==> run M <==
==> flow/design.v (excerpt) <==
module hdmi
#(parameter FREQ=25200000, FS=48000, CTS=25200, N=6144)
 (
   input        I_CLK_PIXEL,
   input        I_RESET,      
   input [7:0]  I_R,
   input [7:0]  I_G,
   input [7:0]  I_B,
   input        I_BLANK,
   input        I_HSYNC,
   input        I_VSYNC,
   input        I_ASPECT_169,
   input        I_AUDIO_ENABLE,
   input [15:0] I_AUDIO_PCM_L,
   input [15:0] I_AUDIO_PCM_R,
   output [9:0] O_RED,    
   output [9:0] O_GREEN,  
   output [9:0] O_BLUE    
);
export LEC_CHECK = 0
export CAP_MARGIN = 20
export CELL_PAD_IN_SITES_DETAIL_PLACEMENT = 1
export CELL_PAD_IN_SITES_GLOBAL_PLACEMENT = 1
export CORE_ASPECT_RATIO = 0.55
export CORE_MARGIN = 2
export CORE_UTILIZATION = 67
export CTS_CLUSTER_DIAMETER = 260
export GPL_ROUTABILITY_DRIVEN = 0
export GPL_TIMING_DRIVEN = 1
export MAX_ROUTING_LAYER = met4
export SLEW_MARGIN = 15
create_clock -name core_clock -period 6.54 [get_ports {I_CLK_PIXEL}]
run.sh (not shown) runs the stock make flow with config.mk's settings and CLKGATE_MAP_FILE=.
==> inputs of run H, as changes to run M <==
CAP_MARGIN = 10   (was 20)
CELL_PAD_IN_SITES_DETAIL_PLACEMENT = not set   (was 1)
CELL_PAD_IN_SITES_GLOBAL_PLACEMENT = not set   (was 1)
CORE_ASPECT_RATIO = not set   (was 0.55)
CORE_UTILIZATION = 72   (was 67)
CTS_CLUSTER_DIAMETER = 27   (was 260)
CTS_CLUSTER_SIZE = 35   (was not set)
GPL_ROUTABILITY_DRIVEN = not set   (was 0)
GPL_TIMING_DRIVEN = not set   (was 1)
HOLD_SLACK_MARGIN = -0.09   (was not set)
PLACE_DENSITY = 0.64   (was not set)
SETUP_SLACK_MARGIN = 1.83   (was not set)
SLEW_MARGIN = 20   (was 15)
==> flow/constraint.sdc (replaced) <==
create_clock -name core_clock -period 6.75 [get_ports {I_CLK_PIXEL}]
set_input_delay 1.3500 -clock core_clock [delete_from_list [all_inputs] [get_ports {I_CLK_PIXEL}]]
set_output_delay 1.3500 -clock core_clock [all_outputs]
set_load 0.01 [all_outputs]
==> inputs of run D, as changes to run M <==
CELL_PAD_IN_SITES_DETAIL_PLACEMENT = not set   (was 1)
CELL_PAD_IN_SITES_GLOBAL_PLACEMENT = not set   (was 1)
CORE_ASPECT_RATIO = not set   (was 0.55)
CORE_UTILIZATION = 70   (was 67)
CTS_CLUSTER_DIAMETER = not set   (was 260)
CTS_CLUSTER_SIZE = 35   (was not set)
GPL_ROUTABILITY_DRIVEN = not set   (was 0)
GPL_TIMING_DRIVEN = not set   (was 1)
MAX_ROUTING_LAYER = not set   (was met4)
SETUP_SLACK_MARGIN = 1.45   (was not set)
SLEW_MARGIN = 20   (was 15)
==> flow/constraint.sdc (replaced) <==
create_clock -name core_clock -period 5.06 [get_ports {I_CLK_PIXEL}]
set_input_delay 1.0120 -clock core_clock [delete_from_list [all_inputs] [get_ports {I_CLK_PIXEL}]]
set_output_delay 1.0120 -clock core_clock [all_outputs]
set_load 0.01 [all_outputs]
==> notes <==
Run D finished but fails on setup timing. Run H ended with an error in 5_1_grt (ODB-0269). Run M did not get past 3_5_place_dp.
Against run D, the die area of run M is higher by 4.5%.
Area after synthesis is the same in run M and run D.
In synthesized cell count, run M and run D do not differ.


==> build 8: inputs <==
Starting RTL as in the previous note.
==> flow/config.mk <==
export PLATFORM = sky130hd
export DESIGN_NAME = hdmi
export DESIGN_NICKNAME = hdmi
export VERILOG_FILES = /design/flow/design.v
export SDC_FILE = /design/flow/constraint.sdc
export NUM_CORES = 4
export LEC_CHECK = 0
export ABC_AREA = 0
export CAP_MARGIN = 30
export CELL_PAD_IN_SITES_DETAIL_PLACEMENT = 2
export CELL_PAD_IN_SITES_GLOBAL_PLACEMENT = 3
export CORE_ASPECT_RATIO = 0.99
export CORE_MARGIN = 2
export CORE_UTILIZATION = 25
export CTS_CLUSTER_DIAMETER = 187
export HOLD_SLACK_MARGIN = 0.01
export MAX_ROUTING_LAYER = met4
export MIN_ROUTING_LAYER = met2
export SETUP_SLACK_MARGIN = 2.08
export SLEW_MARGIN = 30
==> flow/constraint.sdc <==
create_clock -name core_clock -period 10.0 [get_ports {I_CLK_PIXEL}]
set_input_delay 2.0000 -clock core_clock [delete_from_list [all_inputs] [get_ports {I_CLK_PIXEL}]]
set_output_delay 2.0000 -clock core_clock [all_outputs]
set_load 0.01 [all_outputs]
==> trial 64 (differences from build 8) <==
- CAP_MARGIN: 30 -> 10
- CELL_PAD_IN_SITES_DETAIL_PLACEMENT: 2 -> default
- CELL_PAD_IN_SITES_GLOBAL_PLACEMENT: 3 -> default
- CORE_ASPECT_RATIO: 0.99 -> default
- CORE_UTILIZATION: 25 -> 72
- CTS_CLUSTER_DIAMETER: 187 -> default
- CTS_CLUSTER_SIZE: default -> 35
- HOLD_SLACK_MARGIN: 0.01 -> default
- MAX_ROUTING_LAYER: met4 -> default
- MIN_ROUTING_LAYER: met2 -> default
- SETUP_SLACK_MARGIN: 2.08 -> -0.45
- SLEW_MARGIN: 30 -> 20
==> flow/constraint.sdc (replaced) <==
create_clock -name core_clock -period 5.0 [get_ports {I_CLK_PIXEL}]
set_input_delay 1.0000 -clock core_clock [delete_from_list [all_inputs] [get_ports {I_CLK_PIXEL}]]
set_output_delay 1.0000 -clock core_clock [all_outputs]
set_load 0.01 [all_outputs]
==> qor summary <==
metric                                                                                                 trial 64                build 8
Result of the run                                                                               failed layout checks  timing/DRC/antenna clean
Layout check failures                                               capacitance limit, slew limit, setup timing                      -
Number of optimization iterations in the first detailed-route pass                                            9                      8
Clock latency on the worst-skew pair                                                                    0.68 ns                0.79 ns
Buffering stage count on the worst path with inverters included                                               8                      7
Final worst path period share                                                                              165%                  78.1%
Synthesis-to-finish area growth                                                                           17.4%                  20.9%
Startpoint of the lowest-slack register-to-register path                                  delay_line.q_pipe[32]  delay_line.q_pipe[16]
PnR worst setup slack                                                                                  -3.24 ns                2.19 ns
Fin util                                                                                                  85.1%                  30.4%
Met1 track demand over resource                                                                           40.1%                     0%
Timing endpoint of the critical path                                                            enc2.dc_bias[2]        enc0.dc_bias[3]
Post-Route Hold Slack                                                                                  0.305 ns               0.303 ns
Total number of warnings across the stage logs                                                               90                     87
Met3 demand-to-capacity share in global routing                                                           5.07%                  29.3%
Worst slew margin                                                                                        -22.5%                  33.8%
Static leakage                                                                                          19.4 nW                19.1 nW
Placer congestion estimate                                                                                0.897                  0.761
First-iteration detailed-routing DRC count                                                                 3081                   3110
Via-to-Cell Ratio                                                                                          5.99                   6.10
Inst Count DP                                                                                              5379                   6743
NonClk Buf Share                                                                                          5.87%                  3.25%
Half-perimeter wire length of the detailed placement result                                             55.1 mm                72.4 mm
Net total in the final layout                                                                              4965                   4858
Worst voltage drop across the vdd grid                                                                0.00228 V             0.000397 V


==> job 1834: inputs <==
hdmi again, from the RTL that the note above started with.
Design hdmi, start of the top module:
module hdmi
#(parameter FREQ=25200000, FS=48000, CTS=25200, N=6144)
 (
   input        I_CLK_PIXEL,
   input        I_RESET,      
   input [7:0]  I_R,
   input [7:0]  I_G,
   input [7:0]  I_B,
   input        I_BLANK,
   input        I_HSYNC,
   input        I_VSYNC,
   input        I_ASPECT_169,
   input        I_AUDIO_ENABLE,
   input [15:0] I_AUDIO_PCM_L,
   input [15:0] I_AUDIO_PCM_R,
   output [9:0] O_RED,    
   output [9:0] O_GREEN,  
   output [9:0] O_BLUE    
);
export LEC_CHECK = 0
export CAP_MARGIN = 40
export CORE_MARGIN = 4
export CORE_UTILIZATION = 30
export CTS_CLUSTER_SIZE = 95
export GPL_ROUTABILITY_DRIVEN = 0
export SLEW_MARGIN = 40
create_clock -name core_clock -period 10.0 [get_ports {I_CLK_PIXEL}]
==> inputs of job 2244, as changes to job 1834 <==
==> flow/config.mk (replaced) <==
export PLATFORM = sky130hd
export DESIGN_NAME = hdmi
export DESIGN_NICKNAME = hdmi
export VERILOG_FILES = /design/flow/design.v
export SDC_FILE = /design/flow/constraint.sdc
export NUM_CORES = 4
export LEC_CHECK = 0
export ABC_AREA = 1
export CAP_MARGIN = 20
export CORE_MARGIN = 2
export CORE_UTILIZATION = 64
export SLEW_MARGIN = 20
==> flow/constraint.sdc (replaced) <==
create_clock -name core_clock -period 10.9 [get_ports {I_CLK_PIXEL}]
set_input_delay 2.1800 -clock core_clock [delete_from_list [all_inputs] [get_ports {I_CLK_PIXEL}]]
set_output_delay 2.1800 -clock core_clock [all_outputs]
set_load 0.01 [all_outputs]
==> inputs of job 1083, as changes to job 1834 <==
==> flow/config.mk (replaced) <==
export PLATFORM = sky130hd
export DESIGN_NAME = hdmi
export DESIGN_NICKNAME = hdmi
export VERILOG_FILES = /design/flow/design.v
export SDC_FILE = /design/flow/constraint.sdc
export NUM_CORES = 4
export LEC_CHECK = 0
export ABC_AREA = 1
export CAP_MARGIN = 20
export CELL_PAD_IN_SITES_GLOBAL_PLACEMENT = 0
export CORE_MARGIN = 2
export CORE_UTILIZATION = 38
export PLACE_DENSITY_LB_ADDON = 0.29
export SLEW_MARGIN = 20
export TNS_END_PERCENT = 20
==> flow/constraint.sdc (replaced) <==
create_clock -name core_clock -period 5.4 [get_ports {I_CLK_PIXEL}]
set_input_delay 1.0800 -clock core_clock [delete_from_list [all_inputs] [get_ports {I_CLK_PIXEL}]]
set_output_delay 1.0800 -clock core_clock [all_outputs]
set_load 0.01 [all_outputs]
==> results.cfg <==
; flow metrics
[synth]
top_area_frac = 0.541
syn_avg_cell_area_um2 = 8.71

[die]
core_area_um2 = 112000
die_area_um2 = 116000

[critical_path]
cpPeakStageDelay_ps = 560
crit_path_start = delay_line.q_pipe[24]$_DFF_P_

[global_routing]
grt_pass1_wl_um = 149000

[run_status]
so.violations = negative setup slack
status = failed layout checks

[final_layout]
sh_seq_area = 0.460
comb_area_frac = 0.322

[sta]
worst_slack_ps = -1640
setup_viol = 39

[clock_tree]
insertion_delay_ps = 690
numCtsBuffers = 120

[route]
wl_met3_um = 3220
(the above is from job 1083)
==> results.cfg <==
; flow metrics
[critical_path]
cpPeakStageDelay_ps = 540
crit_path_start = delay_line.q_pipe[32]$_DFF_P_
crit_top_cell = fa_1

[run_status]
status = timing/DRC/antenna clean

[sta]
hold_viol_final = 0
setup_viol = 0
worst_slack_ps = 2260

[die]
die_area_um2 = 69100
core_area_um2 = 66000

[power_and_ir_drop]
power_mw = 12.9

[final_layout]
sh_seq_area = 0.491
comb_area_frac = 0.333

[clock_tree]
insertion_delay_ps = 670

[global_routing]
grt_pass1_wl_um = 142000

[route]
wl_met3_um = 2760

[synth]
top_area_frac = 0.541
(the above is from job 2244)
==> results.cfg <==
; flow metrics
[critical_path]
crit_path_start = delay_line.q_pipe[24]$_DFF_P_
cpPeakStageDelay_ps = 560

[sta]
setup_viol = 0
worst_slack_ps = 1160

[global_routing]
grt_pass1_wl_um = 145000

[synth]
syn_avg_cell_area_um2 = 9.21

[die]
core_area_um2 = 141000
die_area_um2 = 148000

[run_status]
status = timing/DRC/antenna clean
(the above is from job 1834)
Power is estimated from default activity; no workload was simulated.
